==> inputs of v37 <==
Design neuron_intra_Nbits, start of the top module:
module neuron_intra_Nbits #(
    parameter N = 16,
    parameter N_INPUTS = 16,
    parameter LOG_N_INPUTS = 4  
) (
    input  wire                         clk,
    input  wire                         rst,
    input  wire                         en,
    input  wire signed [N*N_INPUTS-1:0] W,     
    input  wire signed [N*N_INPUTS-1:0] X_N,   
    output reg signed [         N-1:0] Out
);
  wire signed [2*N*N_INPUTS-1:0] prod;
  wire signed [         N-1:0] act_out;
  genvar i;
  generate
    for (i = 0; i < N_INPUTS; i = i + 1) begin : mults
      wire signed [N-1:0] Wi;
      wire signed [N-1:0] Xi;
      assign Wi = W[i*N+:N];
      assign Xi = X_N[i*N+:N];
      assign prod[i*2*N+:2*N] = Wi * Xi;
    end
  endgenerate
  genvar j, k;
  generate
    for (j = 0; j < LOG_N_INPUTS; j = j + 1) begin : ADDER_TREE
      wire signed [2*N*(N_INPUTS >> (j+1))-1:0] sum_stage;
      if(j == 0) begin
        for (k = 0; k < (N_INPUTS >> (j+1)); k = k + 1) begin : STAGE0
          assign sum_stage[2*k*N+:2*N] = prod[2*k*2*N+:2*N] + prod[(2*k+1)*2*N+:2*N];
        end
      end else begin
        for (k = 0; k < (N_INPUTS >> (j+1)); k = k + 1) begin : STAGEJ
          assign sum_stage[2*k*N+:2*N] = ADDER_TREE[j-1].sum_stage[2*k*2*N+:2*N] + ADDER_TREE[j-1].sum_stage[(2*k+1)*2*N+:2*N];
        end
      end
    end
    wire signed [2*N-1:0] sum_all;
    assign sum_all = ADDER_TREE[LOG_N_INPUTS-1].sum_stage;
  endgenerate
  reg signed [2*N-1:0] acc;
  always @(posedge clk or posedge rst) begin
    if (rst) begin
		acc <= 0;
		Out <= 0;
	 end
    else if (en) begin
		acc <= sum_all;
		Out <= act_out;
	 end
  end
  localparam signed [N-1:0] MAX_VAL = {1'b0, {(N-1){1'b1}}};  
  assign act_out = (acc < 0) ? 0 : (acc > MAX_VAL) ? MAX_VAL : acc;
endmodule
Settings: LEC_CHECK=0, CAP_MARGIN=15, CORE_MARGIN=2, CORE_UTILIZATION=72, CTS_CLUSTER_DIAMETER=234, HOLD_SLACK_MARGIN=0.3, MAX_ROUTING_LAYER=met4, PLACE_DENSITY=0.63, SETUP_SLACK_MARGIN=2.01, SLEW_MARGIN=20; clock period 9.08 ns.
run.sh (not shown) runs the stock make flow with config.mk's settings and CLKGATE_MAP_FILE=.
==> inputs of v22, as changes to v37 <==
- CAP_MARGIN: 15 -> 40
- CTS_CLUSTER_DIAMETER: 234 -> not set
- HOLD_SLACK_MARGIN: 0.3 -> not set
- MAX_ROUTING_LAYER: met4 -> not set
- PLACE_DENSITY: 0.63 -> not set
- SETUP_SLACK_MARGIN: 2.01 -> -0.05
==> flow/constraint.sdc (replaced) <==
create_clock -name core_clock -period 9.16 [get_ports {clk}]
set_input_delay 1.8320 -clock core_clock [delete_from_list [all_inputs] [get_ports {clk}]]
set_output_delay 1.8320 -clock core_clock [all_outputs]
set_load 0.01 [all_outputs]
==> inputs of v6, as changes to v37 <==
- CAP_MARGIN: 15 -> 20
- CORE_UTILIZATION: 72 -> 52
- CTS_CLUSTER_DIAMETER: 234 -> not set
- CTS_CLUSTER_SIZE: not set -> 95
- HOLD_SLACK_MARGIN: 0.3 -> not set
- MAX_ROUTING_LAYER: met4 -> not set
- PLACE_DENSITY: 0.63 -> not set
- SETUP_SLACK_MARGIN: 2.01 -> not set
==> flow/constraint.sdc (replaced) <==
create_clock -name core_clock -period 8.84 [get_ports {clk}]
set_input_delay 1.7680 -clock core_clock [delete_from_list [all_inputs] [get_ports {clk}]]
set_output_delay 1.7680 -clock core_clock [all_outputs]
set_load 0.01 [all_outputs]
==> inputs of v10, as changes to v37 <==
- ABC_AREA: not set -> 0
- CAP_MARGIN: 15 -> 10
- CTS_CLUSTER_DIAMETER: 234 -> 400
- HOLD_SLACK_MARGIN: 0.3 -> not set
- MAX_ROUTING_LAYER: met4 -> not set
- PLACE_DENSITY: 0.63 -> not set
- SETUP_SLACK_MARGIN: 2.01 -> -0.5
- TNS_END_PERCENT: not set -> 10
==> flow/constraint.sdc (replaced) <==
create_clock -name core_clock -period 7.55 [get_ports {clk}]
set_input_delay 1.5100 -clock core_clock [delete_from_list [all_inputs] [get_ports {clk}]]
set_output_delay 1.5100 -clock core_clock [all_outputs]
set_load 0.01 [all_outputs]
==> results <==
| item | v10 | v37 | v6 | v22 |
|---|---|---|---|---|
| Setup Buffers After CTS | 6 | 293 | 311 | 165 |
| Reg2reg path depth | 4 | 4 | 4 | - |
| # clk buffers | 5 | 6 | 5 | - |
| Run status | finished with violations | finished with violations | finished with violations | aborted with a tool error |
| Failing step | - | - | - | global routing |
| Reasons for failing layout checks | setup timing | setup timing | setup timing | - |
| Filler cell count in the final layout | 13004 | 10423 | 25563 | - |
| Fraction of area in registers | 0.665% | 0.638% | 0.625% | - |
| Hold Slack | 0.505 ns | 0.492 ns | 0.493 ns | - |
| Layout Cells excl Fill | 20890 | 21338 | 22607 | - |
| Endpoint class of the critical path | flop | flop | flop | - |
| Critical R2R Capture | Out[2] | Out[6] | Out[12] | - |
| Total count of max-transition violations in the final report | 0 | 0 | 0 | - |
| Final setup margin | -4.16 ns | -3.00 ns | -2.79 ns | - |


==> build 41: inputs <==
==> flow/design.v <==
module neuron_intra_Nbits #(
    parameter N = 16,
    parameter N_INPUTS = 16,
    parameter LOG_N_INPUTS = 4  
) (
    input  wire                         clk,
    input  wire                         rst,
    input  wire                         en,
    input  wire signed [N*N_INPUTS-1:0] W,     
    input  wire signed [N*N_INPUTS-1:0] X_N,   
    output reg signed [         N-1:0] Out
);
  wire signed [2*N*N_INPUTS-1:0] prod;
  wire signed [         N-1:0] act_out;
  genvar i;
  generate
    for (i = 0; i < N_INPUTS; i = i + 1) begin : mults
      wire signed [N-1:0] Wi;
      wire signed [N-1:0] Xi;
      assign Wi = W[i*N+:N];
      assign Xi = X_N[i*N+:N];
      assign prod[i*2*N+:2*N] = Wi * Xi;
    end
  endgenerate
  genvar j, k;
  generate
    for (j = 0; j < LOG_N_INPUTS; j = j + 1) begin : ADDER_TREE
      wire signed [2*N*(N_INPUTS >> (j+1))-1:0] sum_stage;
      if(j == 0) begin
        for (k = 0; k < (N_INPUTS >> (j+1)); k = k + 1) begin : STAGE0
          assign sum_stage[2*k*N+:2*N] = prod[2*k*2*N+:2*N] + prod[(2*k+1)*2*N+:2*N];
        end
      end else begin
        for (k = 0; k < (N_INPUTS >> (j+1)); k = k + 1) begin : STAGEJ
          assign sum_stage[2*k*N+:2*N] = ADDER_TREE[j-1].sum_stage[2*k*2*N+:2*N] + ADDER_TREE[j-1].sum_stage[(2*k+1)*2*N+:2*N];
        end
      end
    end
    wire signed [2*N-1:0] sum_all;
    assign sum_all = ADDER_TREE[LOG_N_INPUTS-1].sum_stage;
  endgenerate
  reg signed [2*N-1:0] acc;
  always @(posedge clk or posedge rst) begin
    if (rst) begin
		acc <= 0;
		Out <= 0;
	 end
    else if (en) begin
		acc <= sum_all;
		Out <= act_out;
	 end
  end
  localparam signed [N-1:0] MAX_VAL = {1'b0, {(N-1){1'b1}}};  
  assign act_out = (acc < 0) ? 0 : (acc > MAX_VAL) ? MAX_VAL : acc;
endmodule
==> flow/run.sh <==
#!/bin/bash
# the make line also repeats each setting of config.mk as NAME=value (left out here)
make -C /OpenROAD-flow-scripts/flow DESIGN_CONFIG=/design/flow/config.mk WORK_HOME=/design/flow/orfs CLKGATE_MAP_FILE= finish
==> flow/config.mk <==
export PLATFORM = sky130hd
export DESIGN_NAME = neuron_intra_Nbits
export DESIGN_NICKNAME = neuron_intra_Nbits
export VERILOG_FILES = /design/flow/design.v
export SDC_FILE = /design/flow/constraint.sdc
export NUM_CORES = 4
export LEC_CHECK = 0
export CAP_MARGIN = 15
export CORE_MARGIN = 2
export CORE_UTILIZATION = 72
export CTS_CLUSTER_SIZE = 60
export HOLD_SLACK_MARGIN = 0.27
export PLACE_DENSITY = 0.65
export SETUP_SLACK_MARGIN = -0.64
export SLEW_MARGIN = 20
==> flow/constraint.sdc <==
create_clock -name core_clock -period 9.01 [get_ports {clk}]
set_input_delay 1.8020 -clock core_clock [delete_from_list [all_inputs] [get_ports {clk}]]
set_output_delay 1.8020 -clock core_clock [all_outputs]
set_load 0.01 [all_outputs]
==> build 58: changes against build 41 <==
- CAP_MARGIN: 15 -> 20
- CORE_UTILIZATION: 72 -> 60
- CTS_CLUSTER_SIZE: 60 -> not set
- HOLD_SLACK_MARGIN: 0.27 -> not set
- PLACE_DENSITY: 0.65 -> not set
- SETUP_SLACK_MARGIN: -0.64 -> 1.42
==> flow/constraint.sdc (replaced) <==
create_clock -name core_clock -period 11.7 [get_ports {clk}]
set_input_delay 2.3400 -clock core_clock [delete_from_list [all_inputs] [get_ports {clk}]]
set_output_delay 2.3400 -clock core_clock [all_outputs]
set_load 0.01 [all_outputs]
==> build 40: changes against build 41 <==
- CAP_MARGIN: 15 -> 20
- CORE_UTILIZATION: 72 -> 40
- CTS_CLUSTER_SIZE: 60 -> not set
- HOLD_SLACK_MARGIN: 0.27 -> not set
- PLACE_DENSITY: 0.65 -> not set
- SETUP_SLACK_MARGIN: -0.64 -> not set
==> flow/constraint.sdc (replaced) <==
create_clock -name core_clock -period 13.3 [get_ports {clk}]
set_input_delay 2.6600 -clock core_clock [delete_from_list [all_inputs] [get_ports {clk}]]
set_output_delay 2.6600 -clock core_clock [all_outputs]
set_load 0.01 [all_outputs]
==> trial 84: changes against build 41 <==
- CAP_MARGIN: 15 -> 20
- CORE_UTILIZATION: 72 -> 70
- CTS_CLUSTER_SIZE: 60 -> not set
- HOLD_SLACK_MARGIN: 0.27 -> not set
- MAX_ROUTING_LAYER: not set -> met4
- PLACE_DENSITY: 0.65 -> not set
- SETUP_SLACK_MARGIN: -0.64 -> not set
==> flow/constraint.sdc (replaced) <==
create_clock -name core_clock -period 11.1 [get_ports {clk}]
set_input_delay 2.2200 -clock core_clock [delete_from_list [all_inputs] [get_ports {clk}]]
set_output_delay 2.2200 -clock core_clock [all_outputs]
set_load 0.01 [all_outputs]
==> qor summary <==
Area of the placeable core: build 40 393000 um2; trial 84 224000 um2; build 58 262000 um2; build 41 218000 um2
Worst slew margin relative to its limit: build 40 43.1%; trial 84 38.0%; build 58 33.3%; build 41 30.5%
Post-route non-filler standard cell count: build 40 22600; trial 84 21200; build 58 21900; build 41 20800
Area overhead of the layout relative to synthesis: build 40 13.1%; trial 84 17.4%; build 58 18.7%; build 41 14.6%
Drt first-iter violations: build 40 7564; trial 84 10600; build 58 8500; build 41 11900
Total negative slack: build 40 0 ns; trial 84 -14.61 ns; build 58 -4.19 ns; build 41 -54.44 ns
Final Instance Area: build 40 179000 um2; trial 84 185000 um2; build 58 188000 um2; build 41 181000 um2
Filler cell count in the final layout: build 40 37900; trial 84 13600; build 58 20700; build 41 12600
Run status: build 40 no timing/DRC/antenna violations; trial 84 complete, but fails checks; build 58 complete, but fails checks; build 41 complete, but fails checks
Layout check failures: build 40 -; trial 84 setup timing; build 58 setup timing; build 41 setup timing
Horizontal die dimension: build 40 632 um; trial 84 479 um; build 58 517 um; build 41 472 um
Die area: build 40 400000 um2; trial 84 229000 um2; build 58 267000 um2; build 41 223000 um2


==> v17: inputs <==
RTL: the design.v shown in full above, as it stands there.
Settings: LEC_CHECK=0, CAP_MARGIN=15, CORE_MARGIN=2, CORE_UTILIZATION=72, CTS_CLUSTER_DIAMETER=234, HOLD_SLACK_MARGIN=0.3, MAX_ROUTING_LAYER=met4, SETUP_SLACK_MARGIN=-0.74, SLEW_MARGIN=20; clock period 9.08 ns.
==> inputs of v5, as changes to v17 <==
CAP_MARGIN = 20   (was 15)
CORE_UTILIZATION = 71   (was 72)
CTS_CLUSTER_DIAMETER = unset   (was 234)
HOLD_SLACK_MARGIN = unset   (was 0.3)
MAX_ROUTING_LAYER = unset   (was met4)
PLACE_DENSITY_LB_ADDON = 0.24   (was unset)
SETUP_SLACK_MARGIN = 2.89   (was -0.74)
==> flow/constraint.sdc (replaced) <==
create_clock -name core_clock -period 13.1 [get_ports {clk}]
set_input_delay 2.6200 -clock core_clock [delete_from_list [all_inputs] [get_ports {clk}]]
set_output_delay 2.6200 -clock core_clock [all_outputs]
set_load 0.01 [all_outputs]
==> run summary <==
Update from the flow run.

The finished cells cover 0.180 mm². The worst slack after detailed placement is -217 ps. Clock skew on the completed layout was measured at 17.5 ps.

The final timing report counts setup violations totalling 0. The run finished with no timing, DRC or antenna violations. The number of post-CTS setup repair buffers is 281.

That was v5.
==> run summary <==
Update from the flow run.

The flow ran to the end, but the layout failed its checks. The run did not pass the layout checks because of setup timing. STA classifies the critical path endpoint as a register. Post-CTS timing repair inserted 72 buffers for setup. The final worst setup slack is -2570 ps. The end-of-flow timing check tallies setup violations at 28. The final routed wire length divided by cell count is 25.9 µm.

The worst slack after detailed placement is -3340 ps. In this run the remaining antenna-violating nets after routing total 0. The share of the synthesized area in the top cell type is 63.9%. The proportion of final cell area spent on non-clock buffers is 10.5%. Per the synthesis report, the simple-gate share of the synthesized area is 13.1%. In the final run the clock tree shows a worst skew of 12.3 ps.
That was v17.


==> run a: inputs <==
RTL: the design.v shown in full above, as it stands there.
clock: 6.96 ns
lec_check: 0
cap_margin: 40
core_margin: 2
core_utilization: 72
cts_cluster_diameter: 199
cts_cluster_size: 95
place_density: 0.42
slew_margin: 20
tns_end_percent: 15
==> run b (differences from run a) <==
==> flow/config.mk (replaced) <==
export PLATFORM = sky130hd
export DESIGN_NAME = neuron_intra_Nbits
export DESIGN_NICKNAME = neuron_intra_Nbits
export VERILOG_FILES = /design/flow/design.v
export SDC_FILE = /design/flow/constraint.sdc
export NUM_CORES = 4
export LEC_CHECK = 0
export ABC_AREA = 0
export CAP_MARGIN = 10
export CORE_MARGIN = 2
export CORE_UTILIZATION = 72
export SETUP_SLACK_MARGIN = 2.22
export SLEW_MARGIN = 20
export TNS_END_PERCENT = 10
==> flow/constraint.sdc (replaced) <==
create_clock -name core_clock -period 7.39 [get_ports {clk}]
set_input_delay 1.4780 -clock core_clock [delete_from_list [all_inputs] [get_ports {clk}]]
set_output_delay 1.4780 -clock core_clock [all_outputs]
set_load 0.01 [all_outputs]
==> run c (differences from run a) <==
==> flow/config.mk (replaced) <==
export PLATFORM = sky130hd
export DESIGN_NAME = neuron_intra_Nbits
export DESIGN_NICKNAME = neuron_intra_Nbits
export VERILOG_FILES = /design/flow/design.v
export SDC_FILE = /design/flow/constraint.sdc
export NUM_CORES = 4
export LEC_CHECK = 0
export CAP_MARGIN = 20
export CORE_MARGIN = 2
export CORE_UTILIZATION = 57
export SETUP_SLACK_MARGIN = 2.89
export SLEW_MARGIN = 20
==> flow/constraint.sdc (replaced) <==
create_clock -name core_clock -period 11.0 [get_ports {clk}]
set_input_delay 2.2000 -clock core_clock [delete_from_list [all_inputs] [get_ports {clk}]]
set_output_delay 2.2000 -clock core_clock [all_outputs]
set_load 0.01 [all_outputs]
==> comparison table <==
metric	run a	run b	run c
Number of ordinary and repair buffers in the finished layout	2,308	2,332	2,626
Final hold slack	0.503 ns	0.508 ns	0.492 ns
Chip height	472 µm	472 µm	530 µm
Routed wire length	526,000 µm	526,000 µm	542,000 µm
Endpoint of the worst hold-timing path	acc[21]	acc[24]	acc[7]
DRC violation total after the first TritonRoute iteration	11,300	10,700	8,398
Relative max-transition margin	49.5%	47.9%	28.1%
Clock network area share	0.107%	0.0756%	0.0910%
Outcome	finished with violations	finished with violations	finished with violations
Reasons for failing layout checks	setup timing	setup timing	setup timing
Signed area change from the synthesized netlist to the final layout	15.0%	15.3%	19.2%
Logic share of the area	74.9%	74.7%	73.0%
Grt met1 use	59.1%	58.5%	53.6%
Length of routed met2 wiring	241,000 µm	240,000 µm	253,000 µm
Post-layout utilization of the core	83.5%	83.7%	68.2%
